== try-onyx ==
## fc_head
module fc_head #(
    parameter DATA_WIDTH = 16,
    parameter NUM_INPUTS = 1024,
    parameter NUM_OUTPUTS = 4
)(
    input clk,
    input rst,
    input [DATA_WIDTH-1:0] myinput,
    input [DATA_WIDTH*NUM_OUTPUTS-1:0] myweights,
    input myinputValid,
    output [DATA_WIDTH*NUM_OUTPUTS-1:0] softmax_out,
    output softmax_valid,
    output [7:0] led_control,
    output [DATA_WIDTH*NUM_OUTPUTS-1:0] logits
);
For scale: about 220 I/O pins.
export LEC_CHECK = 0
export CAP_MARGIN = 20
export CORE_MARGIN = 2
export CORE_UTILIZATION = 70
export CTS_CLUSTER_SIZE = 32
export SETUP_SLACK_MARGIN = 1.77
export SLEW_MARGIN = 20
create_clock -name core_clock -period 6.56 [get_ports {clk}]
run.sh (not shown) runs the stock make flow with config.mk's settings and CLKGATE_MAP_FILE=.
try-onyx ran in full, but the layout does not pass; the checks complain about negative setup slack.
> inputs changed (try-onyx -> try-lagoon)
- CTS_CLUSTER_SIZE no longer set, was 32
- SETUP_SLACK_MARGIN now 0.55, was 1.77
- CORE_UTILIZATION now 72, was 70
- PLACE_DENSITY_LB_ADDON now 0.01, previously not set
- the clock period (ns, I/O delays scaled along) now 2.17, was 6.56
As for a clean layout from try-lagoon and try-onyx, there is none.
What the final checks of try-onyx revealed, after a flow that finished every stage, was a layout that fails on negative setup slack.
try-lagoon: it failed with a tool error in global routing (5_1_grt), so there are no final results.
The worst setup slack before clock tree synthesis in try-lagoon sits 4.39 ns below the value recorded for try-onyx.
[try-lagoon] width of the die fell about 1.4% relative to try-onyx
When try-lagoon is measured against try-onyx, its starting utilization of the core area turns out 2.2 points higher.
try-onyx → try-lagoon: final HPWL from detailed placement shows an increase of about 33%; cell resize tally after clock tree synthesis grew by about 23%.
On number of levels the H-tree was split into, try-lagoon and try-onyx are neck and neck.
Compared with try-onyx, try-lagoon shows post-CTS setup buffer count that has gone down by more than 10%.
### try-lagoon -> try-xenon
- PLACE_DENSITY_LB_ADDON no longer set, was 0.01
- CAP_MARGIN now 15, was 20
- CTS_CLUSTER_SIZE now 37, previously not set
- HOLD_SLACK_MARGIN now -0.1, previously not set
- SETUP_SLACK_MARGIN no longer set, was 0.55
- the clock period (ns, I/O delays scaled along) now 6.36, was 2.17
==> results <==
try-xenon -> stages 100% | layout checks FAIL | negative setup slack
Re count of hold buffers inserted by post-cts repair: no difference whatsoever between try-xenon and try-lagoon.
For area after synthesis, try-xenon and try-lagoon come out practically identical.
On H-tree level count, try-xenon tracks try-lagoon almost exactly.
Between try-xenon and try-lagoon, it is try-xenon whose pre-CTS worst setup slack is higher, by 4.04 ns.
Arithmetic-cell share of the synthesized area counting full adders, half adders and majority gates: try-xenon vs try-lagoon — no meaningful difference
Compared try-xenon against try-lagoon; register share after synthesis within noise.
Diff try-lagoon -> try-xenon | half-perimeter wire length after detailed placement | decrease of about 23%
On buffer levels on the longest clock path, try-lagoon and try-xenon are neck and neck.
Changes observed in try-xenon relative to try-lagoon: vertical die dimension did not really move; post-cts gate resize count dropped 425.
## Diff of input files: try-raven against try-xenon
- MAX_ROUTING_LAYER: unset -> met4
- PLACE_DENSITY: unset -> 0.62
- CAP_MARGIN: 15 -> 20
- CORE_UTILIZATION: 72 -> 70
- SETUP_SLACK_MARGIN: unset -> -0.32
- SLEW_MARGIN: 20 -> 35
- the clock period (ns, I/O delays scaled along): 6.36 -> 4.96
## What came out
The flow ended early for try-raven: it failed with a tool error in global routing (5_1_grt).
try-xenon has a higher floorplan core density than try-raven.
Die outline width in try-raven vs try-xenon: up 1.4%
As far as basic-gate share of the synthesized area counting and, or, nand and nor cells goes, try-xenon and try-raven are indistinguishable; the numbers are identical.
try-raven vs. try-xenon: half-perimeter wire length after detailed placement rose by about 7.5%; number of placed cells counting well taps rose by 417; synthesized flop and latch total stayed essentially flat; overall die height rose by 1.4%; floorplan core area rose by 3.1%.
Total number of H-tree levels came out exactly the same in try-raven and try-xenon.

---

Starting RTL as in the previous note.
==> flow/config.mk <==
export PLATFORM = sky130hd
export DESIGN_NAME = fc_head
export DESIGN_NICKNAME = fc_head
export VERILOG_FILES = /design/flow/design.v
export SDC_FILE = /design/flow/constraint.sdc
export NUM_CORES = 4
export LEC_CHECK = 0
export ABC_AREA = 0
export CAP_MARGIN = 5
export CELL_PAD_IN_SITES_DETAIL_PLACEMENT = 0
export CELL_PAD_IN_SITES_GLOBAL_PLACEMENT = 0
export CORE_MARGIN = 2
export CORE_UTILIZATION = 71
export CTS_CLUSTER_DIAMETER = 222
export CTS_CLUSTER_SIZE = 36
export GPL_TIMING_DRIVEN = 1
export HOLD_SLACK_MARGIN = -0.1
export SETUP_SLACK_MARGIN = 0.74
export SLEW_MARGIN = 20
==> flow/constraint.sdc <==
create_clock -name core_clock -period 6.62 [get_ports {clk}]
set_input_delay 1.3240 -clock core_clock [delete_from_list [all_inputs] [get_ports {clk}]]
set_output_delay 1.3240 -clock core_clock [all_outputs]
set_load 0.01 [all_outputs]
The first run never finished: it broke off in global routing.
Rerun with:
==> flow/config.mk (replaced) <==
export PLATFORM = sky130hd
export DESIGN_NAME = fc_head
export DESIGN_NICKNAME = fc_head
export VERILOG_FILES = /design/flow/design.v
export SDC_FILE = /design/flow/constraint.sdc
export NUM_CORES = 4
export LEC_CHECK = 0
export CAP_MARGIN = 15
export CORE_MARGIN = 2
export CORE_UTILIZATION = 72
export CTS_CLUSTER_SIZE = 41
export HOLD_SLACK_MARGIN = -0.09
export MAX_ROUTING_LAYER = met4
export SLEW_MARGIN = 20
==> flow/constraint.sdc (replaced) <==
create_clock -name core_clock -period 6.36 [get_ports {clk}]
set_input_delay 1.2720 -clock core_clock [delete_from_list [all_inputs] [get_ports {clk}]]
set_output_delay 1.2720 -clock core_clock [all_outputs]
set_load 0.01 [all_outputs]
=> This time the run produced a layout that fails on negative setup slack. Area after synthesis stays the same. Die size fell slightly. Synthesized cell count stays the same.
Rerun with:
==> flow/config.mk (replaced) <==
export PLATFORM = sky130hd
export DESIGN_NAME = fc_head
export DESIGN_NICKNAME = fc_head
export VERILOG_FILES = /design/flow/design.v
export SDC_FILE = /design/flow/constraint.sdc
export NUM_CORES = 4
export LEC_CHECK = 0
export CAP_MARGIN = 20
export CORE_MARGIN = 2
export CORE_UTILIZATION = 72
export CTS_CLUSTER_SIZE = 35
export SETUP_SLACK_MARGIN = 0.86
export SLEW_MARGIN = 20
==> flow/constraint.sdc (replaced) <==
create_clock -name core_clock -period 6.97 [get_ports {clk}]
set_input_delay 1.3940 -clock core_clock [delete_from_list [all_inputs] [get_ports {clk}]]
set_output_delay 1.3940 -clock core_clock [all_outputs]
set_load 0.01 [all_outputs]
Effect: With this change the flow produced a layout that fails on antenna violations. Design area rose slightly. Sequential share of layout area drops by 0.16 points. Sequential cell count is unchanged. Core utilization rises by 1.4 points. Maximum frequency is about the same. Via count climbs by a few percent. Critical path depth falls by 1. Synthesized cell count does not change.
Rerun with:
--- a/flow/config.mk
+++ b/flow/config.mk
@@ -6,8 +6,9 @@
 export NUM_CORES = 4
 export LEC_CHECK = 0
-export CAP_MARGIN = 20
+export CAP_MARGIN = 15
 export CORE_MARGIN = 2
 export CORE_UTILIZATION = 72
-export CTS_CLUSTER_SIZE = 35
-export SETUP_SLACK_MARGIN = 0.86
+export CTS_CLUSTER_DIAMETER = 151
+export HOLD_SLACK_MARGIN = -0.09
+export MAX_ROUTING_LAYER = met4
 export SLEW_MARGIN = 20
==> flow/constraint.sdc (replaced) <==
create_clock -name core_clock -period 6.01 [get_ports {clk}]
set_input_delay 1.2020 -clock core_clock [delete_from_list [all_inputs] [get_ports {clk}]]
set_output_delay 1.2020 -clock core_clock [all_outputs]
set_load 0.01 [all_outputs]
Result: This time the run failed in global routing. Synthesized area stays the same. Synthesized cell count stays the same. Die area is unchanged.

---

fc_head again, from the RTL that the note above started with.
make LEC_CHECK=0 CAP_MARGIN=20 CORE_MARGIN=2 CORE_UTILIZATION=70 CTS_CLUSTER_SIZE=37 HOLD_SLACK_MARGIN=0.29 MAX_ROUTING_LAYER=met4 SETUP_SLACK_MARGIN=-0.32 SLEW_MARGIN=35 finish   # period 4.96 ns
The first run never finished: it broke off in global routing on GRT-0232.
Rerun with:
==> flow/config.mk (replaced) <==
export PLATFORM = sky130hd
export DESIGN_NAME = fc_head
export DESIGN_NICKNAME = fc_head
export VERILOG_FILES = /design/flow/design.v
export SDC_FILE = /design/flow/constraint.sdc
export NUM_CORES = 4
export LEC_CHECK = 0
export CAP_MARGIN = 15
export CORE_MARGIN = 2
export CORE_UTILIZATION = 72
export HOLD_SLACK_MARGIN = -0.09
export MAX_ROUTING_LAYER = met4
export SLEW_MARGIN = 20
==> flow/constraint.sdc (replaced) <==
create_clock -name core_clock -period 6.36 [get_ports {clk}]
set_input_delay 1.2720 -clock core_clock [delete_from_list [all_inputs] [get_ports {clk}]]
set_output_delay 1.2720 -clock core_clock [all_outputs]
set_load 0.01 [all_outputs]
What happened:
- This time the run finished but failed the layout checks on setup timing
- area after synthesis is unchanged
- die size is lower by 2.7%
- synthesized cell count does not change
Rerun with:
--- a/flow/config.mk
+++ b/flow/config.mk
@@ -7,7 +7,5 @@
 export LEC_CHECK = 0
-export CAP_MARGIN = 15
+export CAP_MARGIN = 20
 export CORE_MARGIN = 2
-export CORE_UTILIZATION = 72
-export HOLD_SLACK_MARGIN = -0.09
-export MAX_ROUTING_LAYER = met4
+export CORE_UTILIZATION = 15
 export SLEW_MARGIN = 20
==> flow/constraint.sdc (replaced) <==
create_clock -name core_clock -period 7.63 [get_ports {clk}]
set_input_delay 1.5260 -clock core_clock [delete_from_list [all_inputs] [get_ports {clk}]]
set_output_delay 1.5260 -clock core_clock [all_outputs]
set_load 0.01 [all_outputs]
Outcome:
- Now the flow passed the timing, DRC and antenna checks
- register-to-register slack gets better by 0.73 ns
- via count drops by 8.8%
- first-iteration DRC count falls by 33%
- hold slack gets worse by 0.021 ns
- clock-buffer cell count rose by 18
- design area goes up by 2.8%
Rerun with:
--- a/flow/config.mk
+++ b/flow/config.mk
@@ -9,3 +9,4 @@
 export CORE_MARGIN = 2
-export CORE_UTILIZATION = 15
+export CORE_UTILIZATION = 70
+export CTS_CLUSTER_SIZE = 37
 export SLEW_MARGIN = 20
==> flow/constraint.sdc (replaced) <==
create_clock -name core_clock -period 6.36 [get_ports {clk}]
set_input_delay 1.2720 -clock core_clock [delete_from_list [all_inputs] [get_ports {clk}]]
set_output_delay 1.2720 -clock core_clock [all_outputs]
set_load 0.01 [all_outputs]
What happened: Now the flow produced a layout that fails on setup timing; critical path depth rose by 1; wire length decreases by 7.5%; register-to-register slack degrades by 0.69 ns; non-clock buffer count came out higher by 353.
Rerun with:
--- a/flow/config.mk
+++ b/flow/config.mk
@@ -9,4 +9,6 @@
 export CORE_MARGIN = 2
-export CORE_UTILIZATION = 70
+export CORE_UTILIZATION = 68
 export CTS_CLUSTER_SIZE = 37
-export SLEW_MARGIN = 20
+export MAX_ROUTING_LAYER = met4
+export SETUP_SLACK_MARGIN = -0.32
+export SLEW_MARGIN = 35
==> flow/constraint.sdc (replaced) <==
create_clock -name core_clock -period 4.96 [get_ports {clk}]
set_input_delay 0.9920 -clock core_clock [delete_from_list [all_inputs] [get_ports {clk}]]
set_output_delay 0.9920 -clock core_clock [all_outputs]
set_load 0.01 [all_outputs]
With this change the flow stopped in global routing (ODB-0269).
Area after synthesis is unchanged.
Die area rises by 2.9%.
Synthesized cell count is unchanged.
Rerun with:
--- a/flow/config.mk
+++ b/flow/config.mk
@@ -9,6 +9,4 @@
 export CORE_MARGIN = 2
-export CORE_UTILIZATION = 68
-export CTS_CLUSTER_SIZE = 37
-export MAX_ROUTING_LAYER = met4
-export SETUP_SLACK_MARGIN = -0.32
-export SLEW_MARGIN = 35
+export CORE_UTILIZATION = 40
+export SETUP_SLACK_MARGIN = 1.36
+export SLEW_MARGIN = 20
==> flow/constraint.sdc (replaced) <==
create_clock -name core_clock -period 7.63 [get_ports {clk}]
set_input_delay 1.5260 -clock core_clock [delete_from_list [all_inputs] [get_ports {clk}]]
set_output_delay 1.5260 -clock core_clock [all_outputs]
set_load 0.01 [all_outputs]
=> The changed run ran to the end with no violations; die area rises by 69%; synthesized cell count stays the same; synthesized area is unchanged.

---

The RTL this note starts from:
==> flow/design.v <==
`timescale 1ns / 1ps
module neuron #(
    parameter DATA_WIDTH = 16,
    parameter signed [DATA_WIDTH-1:0] BIAS = 0    
)(
    input clk,
    input rst,
    input [DATA_WIDTH-1:0] data_in,       
    input [DATA_WIDTH-1:0] weight_in,     
    input data_in_valid,
    input data_in_last,                   
    output reg [DATA_WIDTH-1:0] neuron_out,
    output reg neuron_out_valid
);
    localparam SW = 2*DATA_WIDTH;
    function [SW-1:0] sat_add;
        input [SW-1:0] a;
        input [SW-1:0] b;
        reg [SW-1:0] s;
        begin
            s = a + b;
            if (!a[SW-1] && !b[SW-1] && s[SW-1])
                sat_add = {1'b0, {(SW-1){1'b1}}};
            else if (a[SW-1] && b[SW-1] && !s[SW-1])
                sat_add = {1'b1, {(SW-1){1'b0}}};
            else
                sat_add = s;
        end
    endfunction
    reg [SW-1:0] mul;
    reg mul_valid, mul_last;
    reg [SW-1:0] sum;
    reg [SW-1:0] total;
    reg total_valid;
    wire [SW-1:0] sum_next = sat_add(sum, mul);
    wire [SW-1:0] bias_q = {{2{BIAS[DATA_WIDTH-1]}}, BIAS, {(DATA_WIDTH-2){1'b0}}};
    wire [SW-1:0] biased = sat_add(total, bias_q);
    always @(posedge clk) begin
        mul <= $signed(data_in) * $signed(weight_in);
        if (rst) begin
            mul_valid <= 0;
            mul_last <= 0;
            sum <= 0;
            total <= 0;
            total_valid <= 0;
            neuron_out <= 0;
            neuron_out_valid <= 0;
        end else begin
            mul_valid <= data_in_valid;
            mul_last <= data_in_valid && data_in_last;
            total_valid <= 0;
            if (mul_valid) begin
                if (mul_last) begin
                    sum <= 0;
                    total <= sum_next;
                    total_valid <= 1;
                end else begin
                    sum <= sum_next;
                end
            end
            neuron_out_valid <= total_valid;
            if (total_valid) begin
                if (biased[SW-1:SW-3] == 3'b000 || biased[SW-1:SW-3] == 3'b111)
                    neuron_out <= biased[SW-3:DATA_WIDTH-2];
                else if (biased[SW-1])
                    neuron_out <= {1'b1, {(DATA_WIDTH-1){1'b0}}};
                else
                    neuron_out <= {1'b0, {(DATA_WIDTH-1){1'b1}}};
            end
        end
    end
endmodule
`timescale 1ns / 1ps
module Softmax #(
    parameter dataWidth = 16,         
    parameter numInputs = 4          
)(
    input clk,
    input rst,
    input [dataWidth*numInputs-1:0] in,    
    input in_valid,                        
    output reg [dataWidth*numInputs-1:0] out,  
    output reg valid,                      
    output reg [7:0] led_control           
);
localparam STAGE_IDLE = 2'b00,
           STAGE_EXP = 2'b01,
           STAGE_SUM = 2'b10,
           STAGE_NORM = 2'b11;
reg [1:0] state;
reg [dataWidth-1:0] input_array [0:numInputs-1];
reg [dataWidth-1:0] exp_values [0:numInputs-1];  
reg [dataWidth+2-1:0] sum_exp;  
reg [dataWidth-1:0] softmax_output [0:numInputs-1];
reg [1:0] max_class;
reg [4:0] shift_amt;
function [dataWidth-1:0] exp_lut;
    input [3:0] idx;
    begin
        case (idx)
            4'd0:  exp_lut = 16'h0800;  
            4'd1:  exp_lut = 16'h09D0;  
            4'd2:  exp_lut = 16'h0C20;  
            4'd3:  exp_lut = 16'h0F80;  
            4'd4:  exp_lut = 16'h1480;  
            4'd5:  exp_lut = 16'h1C80;  
            4'd6:  exp_lut = 16'h2A00;  
            4'd7:  exp_lut = 16'h4000;  
            4'd8:  exp_lut = 16'h6800;  
            4'd9:  exp_lut = 16'hAC00;  
            4'd10: exp_lut = 16'h1280;  
            4'd11: exp_lut = 16'h1F80;  
            4'd12: exp_lut = 16'h2C00;  
            4'd13: exp_lut = 16'h4C00;  
            4'd14: exp_lut = 16'h8000;  
            default: exp_lut = 16'hD800;  
        endcase
    end
endfunction
function [dataWidth-1:0] exp_function;
    input [dataWidth-1:0] x;
    reg [3:0] lut_idx;
    begin
        lut_idx = x[15:12] + 4'd8;  
        exp_function = exp_lut(lut_idx);
    end
endfunction
function [4:0] get_shift_amount;
    input [dataWidth+2-1:0] sum;
    reg [4:0] shift;
    begin
        shift = 0;
        if (sum[17:14] == 4'b0000) shift = 4;  
        else if (sum[17:15] == 3'b001) shift = 3;  
        else if (sum[17:16] == 2'b01) shift = 2;  
        else if (sum[17] == 1'b1) shift = 1;  
        else shift = 0;  
        get_shift_amount = shift;
    end
endfunction
always @(posedge clk) begin
    if (rst) begin
        state <= STAGE_IDLE;
        out <= 0;
        valid <= 0;
        led_control <= 8'b0;
        sum_exp <= 0;
        for (integer i = 0; i < numInputs; i = i + 1) begin
            input_array[i] <= 0;
            exp_values[i] <= 0;
        end
    end else begin
        valid <= 0;
        case (state)
            STAGE_IDLE: begin
                if (in_valid) begin
                    input_array[0] <= in[15:0];
                    input_array[1] <= in[31:16];
                    input_array[2] <= in[47:32];
                    input_array[3] <= in[63:48];
                    state <= STAGE_EXP;
                end
            end
            STAGE_EXP: begin
                exp_values[0] <= exp_function(input_array[0]);
                exp_values[1] <= exp_function(input_array[1]);
                exp_values[2] <= exp_function(input_array[2]);
                exp_values[3] <= exp_function(input_array[3]);
                state <= STAGE_SUM;
            end
            STAGE_SUM: begin
                sum_exp <= exp_values[0] + exp_values[1] + exp_values[2] + exp_values[3];
                state <= STAGE_NORM;
            end
            STAGE_NORM: begin
                shift_amt = get_shift_amount(sum_exp);
                softmax_output[0] = exp_values[0] >> shift_amt;
                softmax_output[1] = exp_values[1] >> shift_amt;
                softmax_output[2] = exp_values[2] >> shift_amt;
                softmax_output[3] = exp_values[3] >> shift_amt;
                out <= {softmax_output[3], softmax_output[2], softmax_output[1], softmax_output[0]};
                max_class = 0;
                if (softmax_output[1] > softmax_output[max_class]) max_class = 1;
                if (softmax_output[2] > softmax_output[max_class]) max_class = 2;
                if (softmax_output[3] > softmax_output[max_class]) max_class = 3;
                case (max_class)
                    2'b00: led_control <= 8'b00000001;  
                    2'b01: led_control <= 8'b00000010;  
                    2'b10: led_control <= 8'b00000100;  
                    2'b11: led_control <= 8'b00001000;  
                    default: led_control <= 8'b00000000;
                endcase
                valid <= 1;
                state <= STAGE_IDLE;
            end
        endcase
    end
end
endmodule
`timescale 1ns / 1ps
module fc_head #(
    parameter DATA_WIDTH = 16,
    parameter NUM_INPUTS = 1024,
    parameter NUM_OUTPUTS = 4
)(
    input clk,
    input rst,
    input [DATA_WIDTH-1:0] myinput,
    input [DATA_WIDTH*NUM_OUTPUTS-1:0] myweights,
    input myinputValid,
    output [DATA_WIDTH*NUM_OUTPUTS-1:0] softmax_out,
    output softmax_valid,
    output [7:0] led_control,
    output [DATA_WIDTH*NUM_OUTPUTS-1:0] logits
);
    reg [$clog2(NUM_INPUTS)-1:0] input_count;
    reg [DATA_WIDTH-1:0] input_d;
    reg input_valid_d, input_last_d;
    reg [DATA_WIDTH*NUM_OUTPUTS-1:0] weights;
    always @(posedge clk) begin
        input_d <= myinput;
        weights <= myweights;
        if (rst) begin
            input_count <= 0;
            input_valid_d <= 0;
            input_last_d <= 0;
        end else begin
            input_valid_d <= myinputValid;
            input_last_d <= myinputValid && (input_count == NUM_INPUTS-1);
            if (myinputValid)
                input_count <= input_count + 1;
        end
    end
    wire [NUM_OUTPUTS-1:0] neuron_valid;
    localparam [DATA_WIDTH*NUM_OUTPUTS-1:0] BIASES = {16'h003C, 16'h0001, 16'hFFD1, 16'h0006};
    genvar i;
    generate
        for (i = 0; i < NUM_OUTPUTS; i = i + 1) begin : output_layer
            neuron #(
                .DATA_WIDTH(DATA_WIDTH),
                .BIAS(BIASES[(i+1)*DATA_WIDTH-1 -: DATA_WIDTH])
            ) neuron_output (
                .clk(clk),
                .rst(rst),
                .data_in(input_d),
                .weight_in(weights[(i+1)*DATA_WIDTH-1 -: DATA_WIDTH]),
                .data_in_valid(input_valid_d),
                .data_in_last(input_last_d),
                .neuron_out(logits[(i+1)*DATA_WIDTH-1 -: DATA_WIDTH]),
                .neuron_out_valid(neuron_valid[i])
            );
        end
    endgenerate
    Softmax #(
        .dataWidth(DATA_WIDTH),
        .numInputs(NUM_OUTPUTS)
    ) softmax_inst (
        .clk(clk),
        .rst(rst),
        .in(logits),
        .in_valid(neuron_valid[0]),
        .out(softmax_out),
        .valid(softmax_valid),
        .led_control(led_control)
    );
endmodule
Settings: LEC_CHECK=0, CAP_MARGIN=15, CORE_MARGIN=2, CORE_UTILIZATION=70, CTS_CLUSTER_DIAMETER=28, CTS_CLUSTER_SIZE=32, MAX_ROUTING_LAYER=met4, SETUP_SLACK_MARGIN=1.77, SLEW_MARGIN=20; clock period 6.56 ns.
The baseline stopped in global routing (GRT-0232).
Edit:
- CAP_MARGIN: 15 -> 20
- CORE_UTILIZATION: 70 -> 72
- CTS_CLUSTER_DIAMETER: 28 -> 282
- CTS_CLUSTER_SIZE: 32 -> 93
- MAX_ROUTING_LAYER: met4 -> unset
- PLACE_DENSITY: unset -> 0.43
- SETUP_SLACK_MARGIN: 1.77 -> 1.26
- clock period: 6.56 -> 4.24 ns (I/O delays scaled with it)
The new run failed in global routing.
Synthesized cell count is unchanged.
Area after synthesis does not change.
Die area shrinks by a few percent.
Edit:
- ABC_AREA: unset -> 1
- CAP_MARGIN: 20 -> 5
- CTS_CLUSTER_DIAMETER: 282 -> 363
- CTS_CLUSTER_SIZE: 93 -> 15
- HOLD_SLACK_MARGIN: unset -> 0.3
- PLACE_DENSITY: 0.43 -> unset
- PLACE_DENSITY_LB_ADDON: unset -> 0.01
- SETUP_SLACK_MARGIN: 1.26 -> 0.62
- clock period: 4.24 -> 2.17 ns (I/O delays scaled with it)
Result: The changed run ended with an error in clock tree synthesis, error DPL-0033. Synthesized area came out higher by a few percent. Die area came out higher by a few percent. Synthesized cell count came out higher by about a fifth.
Edit:
- HOLD_SLACK_MARGIN: 0.3 -> unset
- SETUP_SLACK_MARGIN: 0.62 -> 0.34
What happened: The changed run never finished: it broke off in global routing, error GRT-0116; synthesized area does not change; die size is unchanged; synthesized cell count stays the same.
